==> inputs of run a <==
## CED
module  CED(
  input  clk,
  input  rst,
  input  enable,
  output reg ird,
  input  [7:0] idata,	
  output reg [13:0] iaddr,
  output reg cwr_mag_0,
  output reg [12:0] cdata_mag_wr0,
  output reg crd_mag_0,
  input  [12:0] cdata_mag_rd0,
  output reg [13:0] caddr_mag_0,
  output reg cwr_ang_0,
  output reg [12:0] cdata_ang_wr0,
  output reg crd_ang_0,
  input  [12:0] cdata_ang_rd0,
  output reg [13:0] caddr_ang_0,
  output reg cwr1,
  output reg [12:0] cdata_wr1,
  output reg crd1,
  input  [12:0] cdata_rd1,
  output reg [13:0] caddr_1,
  output reg cwr2,
  output reg [12:0] cdata_wr2,
  output reg [13:0] caddr_2,
  output done
);
  parameter INITIAL = 2'd0;
  parameter LAYER0  = 2'd1;
  parameter LAYER1  = 2'd2;
  parameter LAYER2  = 2'd3;
  parameter READ    = 2'd0;
  parameter EXECUTE = 2'd1;
  parameter WRITE   = 2'd2;
  reg  [2:0]  top_cs;
  reg  [2:0]  top_ns;
  reg  [2:0]  inner_cs;
  reg  [2:0]  inner_ns;
  reg  [13:0] p0_addr;  
  reg  [13:0] p1_addr;  
  reg  [12:0] gx_pixel;
  reg  [12:0] gy_pixel;
  reg  [5:0]  read0_cnt;
  reg  [2:0]  read1_cnt;
  reg  [3:0]  read2_cnt;
  reg  [7:0]  row_cnt;
  reg  [7:0]  column_cnt;
  reg         boundary0;
  wire        boundary;
  reg  [12:0] hys_data;
  wire        read_enable;
  wire        skip_to_write;
  wire        skip_to_write0;
  wire        skip_to_write1;
  wire        skip_to_write2;
  wire layer0_done;
  wire layer1_done;
  wire layer2_done;
  wire read0_done;
  wire read1_done;
  wire read2_done;
  wire read_done;
  assign read0_done = (read0_cnt==6'd41);
  assign read1_done = (read1_cnt==3'd6);
  ...
==> flow/config.mk <==
export PLATFORM = sky130hd
export DESIGN_NAME = CED
export DESIGN_NICKNAME = CED
export VERILOG_FILES = /design/flow/design.v
export SDC_FILE = /design/flow/constraint.sdc
export NUM_CORES = 4
export LEC_CHECK = 0
export CAP_MARGIN = 10
export CELL_PAD_IN_SITES_DETAIL_PLACEMENT = 0
export CELL_PAD_IN_SITES_GLOBAL_PLACEMENT = 0
export CORE_MARGIN = 2
export CORE_UTILIZATION = 71
export CTS_CLUSTER_SIZE = 37
export GPL_ROUTABILITY_DRIVEN = 0
export GPL_TIMING_DRIVEN = 1
export MAX_ROUTING_LAYER = met5
export MIN_ROUTING_LAYER = met1
export PLACE_DENSITY = 0.65
export SETUP_SLACK_MARGIN = 0.61
export SLEW_MARGIN = 20
export TNS_END_PERCENT = 10
==> flow/constraint.sdc <==
create_clock -name core_clock -period 3.13 [get_ports {clk}]
set_input_delay 0.6260 -clock core_clock [delete_from_list [all_inputs] [get_ports {clk}]]
set_output_delay 0.6260 -clock core_clock [all_outputs]
set_load 0.01 [all_outputs]
run.sh (not shown) runs the stock make flow with config.mk's settings and CLKGATE_MAP_FILE=.
==> run b: changes against run a <==
==> flow/config.mk (replaced) <==
export PLATFORM = sky130hd
export DESIGN_NAME = CED
export DESIGN_NICKNAME = CED
export VERILOG_FILES = /design/flow/design.v
export SDC_FILE = /design/flow/constraint.sdc
export NUM_CORES = 4
export LEC_CHECK = 0
export ABC_AREA = 1
export CAP_MARGIN = 20
export CORE_MARGIN = 2
export CORE_UTILIZATION = 72
export PLACE_DENSITY_LB_ADDON = 0.24
export SLEW_MARGIN = 20
==> flow/constraint.sdc (replaced) <==
create_clock -name core_clock -period 4.21 [get_ports {clk}]
set_input_delay 0.8420 -clock core_clock [delete_from_list [all_inputs] [get_ports {clk}]]
set_output_delay 0.8420 -clock core_clock [all_outputs]
set_load 0.01 [all_outputs]
==> run c: changes against run a <==
--- a/flow/config.mk
+++ b/flow/config.mk
@@ -10,12 +10,11 @@
 export CELL_PAD_IN_SITES_GLOBAL_PLACEMENT = 0
 export CORE_MARGIN = 2
-export CORE_UTILIZATION = 71
-export CTS_CLUSTER_SIZE = 37
+export CORE_UTILIZATION = 72
 export GPL_ROUTABILITY_DRIVEN = 0
 export GPL_TIMING_DRIVEN = 1
 export MAX_ROUTING_LAYER = met5
 export MIN_ROUTING_LAYER = met1
-export PLACE_DENSITY = 0.65
-export SETUP_SLACK_MARGIN = 0.61
+export PLACE_DENSITY_LB_ADDON = 0.22
+export SETUP_SLACK_MARGIN = -0.31
 export SLEW_MARGIN = 20
 export TNS_END_PERCENT = 10
==> flow/constraint.sdc (replaced) <==
create_clock -name core_clock -period 4.09 [get_ports {clk}]
set_input_delay 0.8180 -clock core_clock [delete_from_list [all_inputs] [get_ports {clk}]]
set_output_delay 0.8180 -clock core_clock [all_outputs]
set_load 0.01 [all_outputs]
==> run d: changes against run a <==
==> flow/config.mk (replaced) <==
export PLATFORM = sky130hd
export DESIGN_NAME = CED
export DESIGN_NICKNAME = CED
export VERILOG_FILES = /design/flow/design.v
export SDC_FILE = /design/flow/constraint.sdc
export NUM_CORES = 4
export LEC_CHECK = 0
export ABC_AREA = 1
export CAP_MARGIN = 10
export CELL_PAD_IN_SITES_DETAIL_PLACEMENT = 0
export CELL_PAD_IN_SITES_GLOBAL_PLACEMENT = 0
export CORE_MARGIN = 2
export CORE_UTILIZATION = 72
export CTS_CLUSTER_DIAMETER = 176
export CTS_CLUSTER_SIZE = 91
export GPL_ROUTABILITY_DRIVEN = 0
export GPL_TIMING_DRIVEN = 1
export MAX_ROUTING_LAYER = met5
export MIN_ROUTING_LAYER = met1
export PLACE_DENSITY = 0.41
export SETUP_SLACK_MARGIN = 0.82
export SLEW_MARGIN = 20
export TNS_END_PERCENT = 10
==> flow/constraint.sdc (replaced) <==
create_clock -name core_clock -period 2.75 [get_ports {clk}]
set_input_delay 0.5500 -clock core_clock [delete_from_list [all_inputs] [get_ports {clk}]]
set_output_delay 0.5500 -clock core_clock [all_outputs]
set_load 0.01 [all_outputs]
==> qor summary <==
metric                                                                    run d           run a                     run c                             run b
Critical path origin                                                          -               -                 mag1_0[1]                         mag1_0[4]
XOR-XNOR Cells, Area Fraction                                             4.67%           6.53%                     6.53%                             4.67%
Result of the run                                                did not finish  did not finish  finished with violations          timing/DRC/antenna clean
Last stage reached                                                      5_1_grt         5_1_grt                         -                                 -
Reasons for failing layout checks                                             -               -              setup timing                                 -
Data-path buffer share of cell area in the final layout                       -               -                     9.86%                             7.26%
Area leader share                                                         40.2%           42.5%                     42.5%                             40.2%
Number of different library cells in the post-synthesis netlist              70              83                        83                                70
Routed length per instance                                                    -               -              21.6 microns                      16.2 microns
Overall power consumption                                                     -               -                   8.34 mW                           7.64 mW
Sequential cell area                                                          -               -                9850 sq um                        9850 sq um
R2R Setup Slk                                                                 -               -                   -350 ps                            270 ps
Net Sw Power                                                                  -               -                   1.83 mW                           1.68 mW
Post-route DRC violation count                                                -               -                         0                                 0
Cell with the largest stage delay on the worst path                           -               -  sky130_fd_sc_hd__dfrtp_2  sky130_fd_sc_hd__clkdlybuf4s50_1
Top power group                                                               -               -                     clock                         registers
Share of total power in combinational logic                                   -               -                      4.2%                              2.6%
Total clock buffers created by CTS                                            8              43                        42                                41
Die Footprint                                                       34500 sq um     33100 sq um               32700 sq um                       34500 sq um

---

==> lagoon <==
Starting RTL as in the previous note.
Settings: LEC_CHECK=0, CAP_MARGIN=0, CORE_MARGIN=2, CORE_UTILIZATION=72, SLEW_MARGIN=20; clock period 4.14 ns.
==> fjord: changes against lagoon <==
- CAP_MARGIN: 0 -> 20
- CORE_ASPECT_RATIO: unset -> 1.74
- CORE_UTILIZATION: 72 -> 40
- CTS_CLUSTER_SIZE: unset -> 51
- GPL_ROUTABILITY_DRIVEN: unset -> 0
- MAX_ROUTING_LAYER: unset -> met4
- PLACE_DENSITY_LB_ADDON: unset -> 0.1
- SLEW_MARGIN: 20 -> 30
==> flow/constraint.sdc (replaced) <==
create_clock -name core_clock -period 5.0 [get_ports {clk}]
set_input_delay 1.0000 -clock core_clock [delete_from_list [all_inputs] [get_ports {clk}]]
set_output_delay 1.0000 -clock core_clock [all_outputs]
set_load 0.01 [all_outputs]
==> onyx: changes against lagoon <==
- CAP_MARGIN: 0 -> 20
- CTS_CLUSTER_DIAMETER: unset -> 228
- CTS_CLUSTER_SIZE: unset -> 36
- SETUP_SLACK_MARGIN: unset -> 0.2
==> flow/constraint.sdc (replaced) <==
create_clock -name core_clock -period 3.37 [get_ports {clk}]
set_input_delay 0.6740 -clock core_clock [delete_from_list [all_inputs] [get_ports {clk}]]
set_output_delay 0.6740 -clock core_clock [all_outputs]
set_load 0.01 [all_outputs]
==> results <==
Combinational power: fjord is smaller than lagoon (about 30%).
Between fjord and lagoon, the lower routed wire length is in fjord (gap 25%, measured against lagoon).
Sequential share of layout area: lagoon is lower than fjord (1.4 points).
Between fjord and onyx, the lower die size is in onyx (gap 78%, measured against onyx).
Between fjord and lagoon, the lower hold slack is in fjord (gap 3.2 ps).
In area after synthesis, lagoon and onyx do not differ.
Between lagoon and fjord, the lower final area is in fjord (gap 4.0%, measured against fjord).
lagoon completed, yet does not pass: setup timing. onyx aborted during global routing. fjord completed with no timing, DRC or antenna violations.

---

==> job 8692 <==
Starting RTL as in the previous note.
clock: 2.7 ns
lec_check: 0
abc_area: 1
cap_margin: 20
core_margin: 2
core_utilization: 72
cts_cluster_diameter: 373
setup_slack_margin: -0.28
slew_margin: 20
==> job 6976 (differences from job 8692) <==
ABC_AREA = not set   (was 1)
CORE_ASPECT_RATIO = 1.19   (was not set)
CORE_UTILIZATION = 35   (was 72)
CTS_CLUSTER_DIAMETER = 382   (was 373)
CTS_CLUSTER_SIZE = 10   (was not set)
GPL_TIMING_DRIVEN = 0   (was not set)
MAX_ROUTING_LAYER = met4   (was not set)
PLACE_DENSITY_LB_ADDON = 0.05   (was not set)
SETUP_SLACK_MARGIN = 0.22   (was -0.28)
==> flow/constraint.sdc (replaced) <==
create_clock -name core_clock -period 6.57 [get_ports {clk}]
set_input_delay 1.3140 -clock core_clock [delete_from_list [all_inputs] [get_ports {clk}]]
set_output_delay 1.3140 -clock core_clock [all_outputs]
set_load 0.01 [all_outputs]
==> job 9165 (differences from job 8692) <==
ABC_AREA = not set   (was 1)
CORE_UTILIZATION = 71   (was 72)
CTS_CLUSTER_DIAMETER = 231   (was 373)
CTS_CLUSTER_SIZE = 36   (was not set)
SETUP_SLACK_MARGIN = 0.19   (was -0.28)
==> flow/constraint.sdc (replaced) <==
create_clock -name core_clock -period 3.37 [get_ports {clk}]
set_input_delay 0.6740 -clock core_clock [delete_from_list [all_inputs] [get_ports {clk}]]
set_output_delay 0.6740 -clock core_clock [all_outputs]
set_load 0.01 [all_outputs]
==> notes <==
Synthesized cell count is the same in job 6976 and job 9165. Job 9165 never finished: it broke off in global routing with GRT-0232. Job 8692 ended with an error in clock tree synthesis. Job 6976 finished with timing, DRC and antenna clean. Die area: job 9165 < job 8692 < job 6976. In job 8692 the synthesized area is higher than in job 6976, by about 5.6%.
==> figures <==
item                                                                                                      job 9165                    job 6976              job 8692
XOR/XNOR Fraction of Synth Area                                                                             0.0653                      0.0653                0.0467
Simple-gate area share of the yosys netlist                                                                  0.166                       0.166                 0.223
Sequential element share of the synthesized area                                                             0.438                       0.438                 0.415
Worst slack at placement                                                                                  -1150 ps                      337 ps              -1370 ps
Count of distinct cell types in the synthesized netlist                                                         83                          83                    70
Post-synthesis share of cell area spent on full adders, half adders and majority gates                      0.0869                      0.0869                0.0823
Ao+oa area frac                                                                                              0.152                       0.152                 0.130
Run status                                                                                          did not finish     complete, no violations        did not finish
Failing step                                                                                        global routing                           -  clock tree synthesis
Port Buffer Count                                                                                              170                         166                   170
Hold Buf Count CTS                                                                                               0                           0                     -
Routability-driven placement congestion ratio                                                                0.941                       0.848                 0.932
# rows                                                                                                          65                         101                    66
Root Buffer Master                                                                      sky130_fd_sc_hd__clkbuf_16  sky130_fd_sc_hd__clkbuf_16                     -
CTS buffer count                                                                                                14                          45                     -
Maximum number of buffers from clock root to sink                                                                3                           3                     -
Post-Place Cells                                                                                             3,128                       3,364                 3,921
Total half-perimeter wirelength after legalization and detailed placement                                43,100 um                   46,400 um             50,400 um
Die height                                                                                                  182 um                      281 um                186 um
Multiplexer area fraction after synthesis                                                                   0.0495                      0.0495               0.00706
Cells after synthesis                                                                                        2,352                       2,352                 2,995

---

==> v22: inputs <==
CED again, from the RTL that the note above started with.
export LEC_CHECK = 0
export ABC_AREA = 1
export CAP_MARGIN = 20
export CORE_MARGIN = 2
export CORE_UTILIZATION = 72
export CTS_CLUSTER_DIAMETER = 354
export CTS_CLUSTER_SIZE = 14
export PLACE_DENSITY_LB_ADDON = 0.24
export SLEW_MARGIN = 20
create_clock -name core_clock -period 3.52 [get_ports {clk}]
==> v7: changes against v22 <==
- ABC_AREA: 1 -> default
- CORE_UTILIZATION: 72 -> 66
- CTS_CLUSTER_DIAMETER: 354 -> default
- CTS_CLUSTER_SIZE: 14 -> default
- PLACE_DENSITY_LB_ADDON: 0.24 -> default
==> flow/constraint.sdc (replaced) <==
create_clock -name core_clock -period 4.1 [get_ports {clk}]
set_input_delay 0.8200 -clock core_clock [delete_from_list [all_inputs] [get_ports {clk}]]
set_output_delay 0.8200 -clock core_clock [all_outputs]
set_load 0.01 [all_outputs]
==> v2: changes against v22 <==
- ABC_AREA: 1 -> default
- CTS_CLUSTER_DIAMETER: 354 -> 224
- CTS_CLUSTER_SIZE: 14 -> 36
- PLACE_DENSITY_LB_ADDON: 0.24 -> default
==> flow/constraint.sdc (replaced) <==
create_clock -name core_clock -period 3.37 [get_ports {clk}]
set_input_delay 0.6740 -clock core_clock [delete_from_list [all_inputs] [get_ports {clk}]]
set_output_delay 0.6740 -clock core_clock [all_outputs]
set_load 0.01 [all_outputs]
==> qor summary <==
metric	v2	v7	v22
Layout clock buffer count	-	62	52
Stage delay of the slowest cell on the critical path	-	0.41 ns	0.44 ns
Number of cell instances after yosys synthesis	2,352	2,352	2,995
Routed length on met3	-	3.40 mm	10.4 mm
MI comb cells	-	1,739	2,037
Endpoint required time on the critical path	-	3.28 ns	4.01 ns
Remaining number of nets flagged by the antenna check after routing	-	0	0
Number of warning messages in the logs	-	46	47
Area of the core	0.0307 mm2	0.0335 mm2	0.0325 mm2
Origin of the worst setup path	-	mag1_1[1]$_DFFE_PP0N_	idata_buffer_y[9]$_DFFE_PP0P_
Sum of negative setup slack	-	-5.30 ns	-10.36 ns
Crit. path cell count	-	16	28
Area of the chip	0.0327 mm2	0.0356 mm2	0.0345 mm2
Hold crit path type	-	flop to flop	flop to flop
Num CTS Buffers	14	42	34
Seq pwr share	-	46.7%	53.7%
Internal power summed over all cells	-	6.59 mW	6.43 mW
Outcome	stopped before the end	finished with violations	finished with violations
Last stage reached	5_1_grt	-	-
Reasons for failing layout checks	-	setup timing	setup timing

---

==> inputs of trial 90 <==
Starting RTL as in the previous note.
export LEC_CHECK = 0
export CAP_MARGIN = 10
export CELL_PAD_IN_SITES_DETAIL_PLACEMENT = 0
export CELL_PAD_IN_SITES_GLOBAL_PLACEMENT = 0
export CORE_MARGIN = 2
export CORE_UTILIZATION = 72
export CTS_CLUSTER_DIAMETER = 96
export GPL_ROUTABILITY_DRIVEN = 0
export GPL_TIMING_DRIVEN = 1
export MAX_ROUTING_LAYER = met5
export MIN_ROUTING_LAYER = met1
export PLACE_DENSITY = 0.65
export SLEW_MARGIN = 20
export TNS_END_PERCENT = 75
create_clock -name core_clock -period 4.09 [get_ports {clk}]
==> inputs of build 57, as changes to trial 90 <==
- CAP_MARGIN: 10 -> 20
- CELL_PAD_IN_SITES_DETAIL_PLACEMENT: 0 -> not set
- CELL_PAD_IN_SITES_GLOBAL_PLACEMENT: 0 -> not set
- CORE_UTILIZATION: 72 -> 40
- CTS_CLUSTER_DIAMETER: 96 -> not set
- GPL_ROUTABILITY_DRIVEN: 0 -> not set
- GPL_TIMING_DRIVEN: 1 -> not set
- MAX_ROUTING_LAYER: met5 -> not set
- MIN_ROUTING_LAYER: met1 -> not set
- PLACE_DENSITY: 0.65 -> not set
- TNS_END_PERCENT: 75 -> not set
==> flow/constraint.sdc (replaced) <==
create_clock -name core_clock -period 4.76 [get_ports {clk}]
set_input_delay 0.9520 -clock core_clock [delete_from_list [all_inputs] [get_ports {clk}]]
set_output_delay 0.9520 -clock core_clock [all_outputs]
set_load 0.01 [all_outputs]
==> impl_metrics.py <==
# Generated from Yosys and OpenROAD reports
metrics = {
    "flow_run": {
        "warning_count": 46,
    },
    "global_route": {
        "grt_pass1_wl_um": 99080,
        "antenna_found_initial": 3,
    },
    "run_status": {
        "so_faults": "negative setup slack",
        "outcome": "finished with violations",
    },
    "pwr": {
        "powerClk_mw": 4.31,
    },
    "final_timing": {
        "layout_setup_ws_ns": -0.6399,
        "setup_viol": 35,
    },
    "worst_setup_path": {
        "crit_chain": "ha_2 > inv_2 > fa_2 > buf_4 > xor2_1 > nand2_1 > nor3_1 > nand3_1 > nor2_1 > nor2_1 > xnor2_1 > ha_1 > a21oi_1 > o21ai_4 > a31oi_2 > xnor2_1",
        "crit_slowest_cell": "nor3_1",
    },
    "die": {
        "core_area_um2": 30670,
        "die_h_um": 180.8,
    },
    "clock_network": {
        "cts_setup_buffers": 18,
    },
}
The numbers above come from trial 90.

==> impl_metrics.py <==
# Generated from Yosys and OpenROAD reports
metrics = {
    "global_route": {
        "antenna_found_initial": 1,
        "grt_pass1_wl_um": 90970,
    },
    "final_timing": {
        "layout_setup_ws_ns": 0.1951,
        "setup_viol": 0,
    },
    "run_status": {
        "outcome": "timing/DRC/antenna clean",
    },
    "die": {
        "core_area_um2": 55310,
        "die_h_um": 241.2,
    },
    "worst_setup_path": {
        "crit_chain": "ha_1 > nor2b_1 > o21a_1 > o21a_1 > o21a_1 > o21a_1 > o21a_1 > o21ai_2 > nand2b_1 > a2111oi_4 > buf_4 > buf_4 > buf_4 > nor3_4 > and2_1 > dlymetal6s2s_1",
        "crit_slowest_cell": "dfrtp_1",
    },
    "flow_run": {
        "warning_count": 47,
    },
}
The numbers above come from build 57.

No activity file was given, so power comes from the tool's default toggle rates.
